try-nickel:
Design Top, start of the top module:
module Top(
	input  clk,
	input  rst,
	output pwm_left_out,
	output pwm_right_out,
	output [3:0] ctr_dir_out,
	output [2:0] led,
	input  [1:0]hwsignal,
	output [1:0]leds_hw,
	output wire [2:0] led_pwm_ctr,
	output Trig,
	input Echo,
	output En_tag,
	output csb_En_negedge,
	input Rx,
	output Tx,
	output [7:0] data,
	output [7:0] seg_slect
    );
For scale: about 2000 cells after synthesis.
clock: 6.43 ns
lec_check: 0
cap_margin: 20
core_margin: 2
core_utilization: 68
place_density: 0.6
slew_margin: 20
run.sh (not shown) runs the stock make flow with config.mk's settings and CLKGATE_MAP_FILE=.
try-nickel had finished all stages when the layout checks came back failing, citing negative setup slack.
Edits applied to the flow inputs when going from try-nickel to try-amber:
- CORE_UTILIZATION changed from 68 to 70
- PLACE_DENSITY_LB_ADDON newly set to 0.11
- PLACE_DENSITY removed (was 0.6)
- ABC_AREA newly set to 1
- SETUP_SLACK_MARGIN newly set to 1.67
- the clock period (ns, I/O delays scaled along) changed from 6.43 to 5.6
==> results <==
- The runs compared here, try-nickel and try-amber, all ended either early or with open violations.
- In try-amber the implementation completed, yet the final layout does not meet the checks, the culprit being negative setup slack.
- In try-nickel the implementation ran to completion but is not tape-out ready, as the final checks report negative setup slack.
- Final clock period utilization by the worst path: higher on try-amber
- [compare] base=try-nickel new=try-amber: routed wire length up 55%, post-layout minimum cycle time increased 0.60 ns.
What try-raven does differently from try-amber at the input level:
- setting CORE_ASPECT_RATIO to 0.97 for the first time
- removing PLACE_DENSITY_LB_ADDON (formerly 0.11)
- removing ABC_AREA (formerly 1)
- changing SETUP_SLACK_MARGIN from 1.67 to 2.63
- setting PLACE_DENSITY to 0.6 for the first time
- changing CORE_UTILIZATION from 70 to 40
- changing the clock period (ns, I/O delays scaled along) from 5.6 to 10.0
==> results <==
In the reports for try-raven and try-amber, the larger shortest period the worst path allows belongs to try-raven.
try-raven vs try-amber — buffer-and-inverter tally for the worst setup path dropped 3.
For try-raven, the critical path endpoint was csb.turnleft_count[19]$_SDFF_PP0_, unlike try-amber, where it was csb.turnleft_count[10]$_SDFF_PP0_.
The final clock skew of try-raven and that of try-amber are within noise of each other.
The number of design-rule violations left by the first detailed-router iteration of try-raven was superior to that of try-amber.
When try-raven is measured against try-amber, its wire length after detailed routing turns out about 40% lower.
Out of try-raven and try-amber, the only run to close with the timing, DRC and antenna checks passing was try-raven.
Against try-amber, try-raven comes in 141 lower on count of plain and timing-repair buffers in the layout.
Combinational share of power, try-raven and try-amber: smaller value in try-raven
For try-lagoon, these inputs were changed with respect to try-raven:
- a deleted CORE_ASPECT_RATIO that had been 0.97
- a deleted SETUP_SLACK_MARGIN that had been 2.63
- a change of CORE_UTILIZATION from 40 to 42
- a change of the clock period (ns, I/O delays scaled along) from 10.0 to 8.99
--- outcome ---
- Shortest period the worst path allows: try-raven and try-lagoon compared, higher one is try-lagoon
- try-lagoon against try-raven: critical path depth saw little to no change, clock insertion delay at the later pin of the skew report saw an increase.
- Width of the die: try-lagoon vs try-raven down 8.0 um
- CTS H-tree depth: try-raven vs try-lagoon identical
- The clock skew number comes out higher for try-lagoon vs try-raven.
- try-raven has lower post-layout period usage of the worst path than try-lagoon.
- Looking at setup slack, try-lagoon sits below try-raven.
- Compared with try-raven, placement density in the core of try-lagoon is higher.
- Cell area | try-lagoon vs try-raven | try-lagoon smaller

========
Setup of job 3927:
Starting RTL as in the previous note.
==> flow/config.mk <==
export PLATFORM = sky130hd
export DESIGN_NAME = Top
export DESIGN_NICKNAME = Top
export VERILOG_FILES = /design/flow/design.v
export SDC_FILE = /design/flow/constraint.sdc
export NUM_CORES = 4
export LEC_CHECK = 0
export CAP_MARGIN = 30
export CELL_PAD_IN_SITES_DETAIL_PLACEMENT = 1
export CELL_PAD_IN_SITES_GLOBAL_PLACEMENT = 3
export CORE_MARGIN = 8
export CORE_UTILIZATION = 40
export CTS_CLUSTER_DIAMETER = 173
export GPL_TIMING_DRIVEN = 0
export HOLD_SLACK_MARGIN = -0.04
export SETUP_SLACK_MARGIN = 3.8
export SLEW_MARGIN = 20
export TNS_END_PERCENT = 15
==> flow/constraint.sdc <==
create_clock -name core_clock -period 15.6 [get_ports {clk}]
set_input_delay 3.1200 -clock core_clock [delete_from_list [all_inputs] [get_ports {clk}]]
set_output_delay 3.1200 -clock core_clock [all_outputs]
set_load 0.01 [all_outputs]
The inputs of job 8671 differ from those of job 3927 as listed below.
# job 3927
export LEC_CHECK = 0
export CAP_MARGIN = 30
export CELL_PAD_IN_SITES_DETAIL_PLACEMENT = 1
export CELL_PAD_IN_SITES_GLOBAL_PLACEMENT = 3
export CORE_MARGIN = 8
export CORE_UTILIZATION = 40
export CTS_CLUSTER_DIAMETER = 173
export GPL_TIMING_DRIVEN = 0
export HOLD_SLACK_MARGIN = -0.04
export SETUP_SLACK_MARGIN = 3.8
export SLEW_MARGIN = 20
export TNS_END_PERCENT = 15
create_clock -name core_clock -period 15.6 [get_ports {clk}]
# job 8671
export LEC_CHECK = 0
export ABC_AREA = 1
export CAP_MARGIN = 20
export CORE_ASPECT_RATIO = 0.5
export CORE_MARGIN = 2
export CORE_UTILIZATION = 70
export PLACE_DENSITY = 0.35
export SETUP_SLACK_MARGIN = 1.67
export SLEW_MARGIN = 20
create_clock -name core_clock -period 5.6 [get_ports {clk}]
==> results <==
In the summary table, job 8671 is marked failed, with error ODB-0269 raised in global routing (5_1_grt). Number of instances in the synthesized netlist (job 8671 vs. job 3927) increases by more than 10%. As of job 8671, cell area after placement had risen by a few percent compared to job 3927. From job 3927 to job 8671 the numbers moved as follows: adder-cell area share of the yosys netlist closely matched the old numbers; area reported by Yosys stat increased by 2.6% relative to the old numbers; post-synthesis mux area share decreased by 2.0 points relative to the old numbers; area after synthesis increased by 420 um2 relative to the old numbers; distinct cell type count of the synthesized netlist decreased by 30% relative to the old numbers.
Changes in job 1210 relative to job 8671:
# job 8671
export LEC_CHECK = 0
export ABC_AREA = 1
export CAP_MARGIN = 20
export CORE_ASPECT_RATIO = 0.5
export CORE_MARGIN = 2
export CORE_UTILIZATION = 70
export PLACE_DENSITY = 0.35
export SETUP_SLACK_MARGIN = 1.67
export SLEW_MARGIN = 20
create_clock -name core_clock -period 5.6 [get_ports {clk}]
# job 1210
export LEC_CHECK = 0
export CAP_MARGIN = 20
export CORE_MARGIN = 2
export CORE_UTILIZATION = 40
export PLACE_DENSITY = 0.6
export SLEW_MARGIN = 20
create_clock -name core_clock -period 8.99 [get_ports {clk}]
Job 1210 vs. job 8671: share of the core filled by cells before placement has decreased, die size saw an increase, number of placed instances, taps included down 8.3%, post-synthesis share of cell area spent on and, or, nand and nor gates moved down, top-level I/O count now sits at about the same level.
Maximum level of the CTS H-tree on job 1210 is up relative to job 8671.
Against job 8671, job 1210 comes in 17% higher on average cell area after synthesis.
Stage in which a tool error killed job 8671: global routing (5_1_grt).
Every stage of the flow completed for job 1210, and the final layout passed the timing, DRC and antenna checks.
[inputs] job 6722 vs job 1210
# job 1210
export LEC_CHECK = 0
export CAP_MARGIN = 20
export CORE_MARGIN = 2
export CORE_UTILIZATION = 40
export PLACE_DENSITY = 0.6
export SLEW_MARGIN = 20
create_clock -name core_clock -period 8.99 [get_ports {clk}]
# job 6722
export LEC_CHECK = 0
export ABC_AREA = 1
export CAP_MARGIN = 20
export CORE_MARGIN = 2
export CORE_UTILIZATION = 72
export CTS_CLUSTER_DIAMETER = 193
export CTS_CLUSTER_SIZE = 95
export PLACE_DENSITY = 0.6
export SETUP_SLACK_MARGIN = 0.2
export SLEW_MARGIN = 20
create_clock -name core_clock -period 3.78 [get_ports {clk}]
- Job 6722: it failed during clock tree synthesis (4_1_cts), and the tool reported DPL-0033.
- [compare] base=job 1210 new=job 6722: die area -42%; instance tally after logic synthesis +398.
- Job 6722 vs job 1210: starting utilization of the core area up
- Count of different cell masters after synthesis: job 6722 lower than job 1210
- Looking at synthesized area, job 6722 sits about 2.6% higher than job 1210 does.
- Comparing job 1210 and job 6722, the lower sequential area share after synthesis is on job 6722.
Power and IR drop assume default switching activity.
